## ALU
module ALU #(parameter w = 8) (
    clk, rst, CE, IN_valid, MODE, CMD, OPA, OPB, Cin,
    ERR, RES, OF, COUT, G, L, E);
clock: 4.12 ns
lec_check: 0
abc_area: 1
cap_margin: 25
cell_pad_in_sites_detail_placement: 0
core_margin: 2
core_utilization: 72
cts_cluster_diameter: 330
cts_cluster_size: 85
hold_slack_margin: 0.3
place_density: 0.67
setup_slack_margin: -0.7
slew_margin: 20
run.sh (not shown) runs the stock make flow with config.mk's settings and CLKGATE_MAP_FILE=.
The first run failed in global routing (5_1_grt).
==> next run, changes <==
- CAP_MARGIN: 25 -> 20
- CELL_PAD_IN_SITES_DETAIL_PLACEMENT: 0 -> default
- CTS_CLUSTER_DIAMETER: 330 -> 370
- CTS_CLUSTER_SIZE: 85 -> default
- HOLD_SLACK_MARGIN: 0.3 -> default
- PLACE_DENSITY: 0.67 -> 0.42
- SETUP_SLACK_MARGIN: -0.7 -> 0.87
- clock period: 4.12 -> 2.96 ns (I/O delays scaled with it)
Effect: With this change the flow never finished: it broke off in clock tree synthesis (4_1_cts). Synthesized area stays the same. Synthesized cell count is unchanged. Die size does not change.
==> next run, changes <==
- ABC_AREA: 1 -> default
- CTS_CLUSTER_DIAMETER: 370 -> default
- CTS_CLUSTER_SIZE: default -> 31
- PLACE_DENSITY: 0.42 -> 0.67
- SETUP_SLACK_MARGIN: 0.87 -> -0.29
- clock period: 2.96 -> 4.97 ns (I/O delays scaled with it)
Result: This time the run aborted during global routing (5_1_grt). Die size came out lower by a few percent. Synthesized area drops by a few percent. Synthesized cell count went down by about a fifth.
==> next run, changes <==
- CAP_MARGIN: 20 -> 5
- CORE_UTILIZATION: 72 -> 65
- CTS_CLUSTER_SIZE: 31 -> default
- PLACE_DENSITY: 0.67 -> default
- SLEW_MARGIN: 20 -> 40
- TNS_END_PERCENT: default -> 5
The new run completed, yet does not pass: setup timing; synthesized area is unchanged; die area climbs by 10%; synthesized cell count does not change.
==> next run, changes <==
- CAP_MARGIN: 5 -> 20
- CORE_UTILIZATION: 65 -> 39
- SETUP_SLACK_MARGIN: -0.29 -> default
- SLEW_MARGIN: 40 -> 20
- TNS_END_PERCENT: 5 -> default
- clock period: 4.97 -> 5.79 ns (I/O delays scaled with it)
Now the flow ran to the end with no violations.
Clock skew hardly moves.
Critical path depth fell by 2.
Global-route usage fell by 17 points.
Synthesized cell count does not change.
Via count shrinks by 12%.

========
Setup of run 1:
Starting RTL as in the previous note.
export LEC_CHECK = 0
export CAP_MARGIN = 20
export CORE_ASPECT_RATIO = 0.74
export CORE_MARGIN = 2
export CORE_UTILIZATION = 72
export CTS_CLUSTER_SIZE = 98
export PLACE_DENSITY = 0.36
export SLEW_MARGIN = 20
create_clock -name core_clock -period 5.81 [get_ports {clk}]
Here is what was changed in the inputs of run 2 compared with run 1.
# run 1
export LEC_CHECK = 0
export CAP_MARGIN = 20
export CORE_ASPECT_RATIO = 0.74
export CORE_MARGIN = 2
export CORE_UTILIZATION = 72
export CTS_CLUSTER_SIZE = 98
export PLACE_DENSITY = 0.36
export SLEW_MARGIN = 20
create_clock -name core_clock -period 5.81 [get_ports {clk}]
# run 2
export LEC_CHECK = 0
export CAP_MARGIN = 20
export CORE_MARGIN = 2
export CORE_UTILIZATION = 72
export CTS_CLUSTER_DIAMETER = 370
export SLEW_MARGIN = 20
create_clock -name core_clock -period 2.96 [get_ports {clk}]
## What came out
The flow ended early for run 2: it failed with a tool error in 4_1_cts.
Delta (run 2 minus run 1): area of placed instances higher, area of the die closely matched the old numbers, total number of placement rows higher.
Run 1 -> run 2: part of the Yosys area used for sequential elements delta 0, exact match
Per the comparison of run 2 with run 1, post-synthesis cell area closely matched the old numbers, number of unique standard cell types used by synthesis flat, initial core utilization increased 1.1 points, fraction of the mapped netlist area in adder cells closely matched the old numbers, placer's final routability congestion estimate now sits higher.
Here is what was changed in the inputs of run 3 compared with run 2.
# run 2
export LEC_CHECK = 0
export CAP_MARGIN = 20
export CORE_MARGIN = 2
export CORE_UTILIZATION = 72
export CTS_CLUSTER_DIAMETER = 370
export SLEW_MARGIN = 20
create_clock -name core_clock -period 2.96 [get_ports {clk}]
# run 3
export LEC_CHECK = 0
export ABC_AREA = 1
export CAP_MARGIN = 20
export CORE_MARGIN = 2
export CORE_UTILIZATION = 67
export SLEW_MARGIN = 20
create_clock -name core_clock -period 9.05 [get_ports {clk}]
[summary]
Run 3 ran to completion and came out clean on the timing, design-rule and antenna checks. Re register area share after synthesis: run 3 is 0.62 points down on run 2. Looking at post-placement worst setup slack, run 3 sits above run 2. The die extent in y in run 3 is 1.06 times that in run 2. Number of cell rows up 6.5% in run 3 wrt run 2. Summary of run 3 over run 2: adder-cell area share of the yosys netlist decreased by 1.2 points relative to the old numbers, Yosys chip area climbed about 5%, mean post-synth cell area now smaller, portion of netlist area occupied by mux cells has decreased, area of the die +about 12%. Summary of the comparison: XOR/XNOR share of the synthesized area is lower in run 3, relative to run 2. Between run 3 and run 2, it is run 3 whose number of nets produced by synthesis is higher, by 353.
Setup changes, run 3 to run 4
# run 3
export LEC_CHECK = 0
export ABC_AREA = 1
export CAP_MARGIN = 20
export CORE_MARGIN = 2
export CORE_UTILIZATION = 67
export SLEW_MARGIN = 20
create_clock -name core_clock -period 9.05 [get_ports {clk}]
# run 4
export LEC_CHECK = 0
export CAP_MARGIN = 20
export CORE_MARGIN = 2
export CORE_UTILIZATION = 40
export CTS_CLUSTER_DIAMETER = 357
export HOLD_SLACK_MARGIN = 0.13
export MAX_ROUTING_LAYER = met4
export SLEW_MARGIN = 20
create_clock -name core_clock -period 6.0 [get_ports {clk}]
Having completed the whole flow, run 4 delivered a layout that passed the timing, design-rule and antenna checks. When the final numbers for run 4 and run 3 were put side by side, the final cell count turned out to be greater in run 3. Comparing clock share of power for run 4 and run 3, the smaller number came from run 4. The longest individual stage delay on the worst path reported for run 4 is smaller than that of run 3 by 300 ps.
Power is estimated from default activity; no workload was simulated.
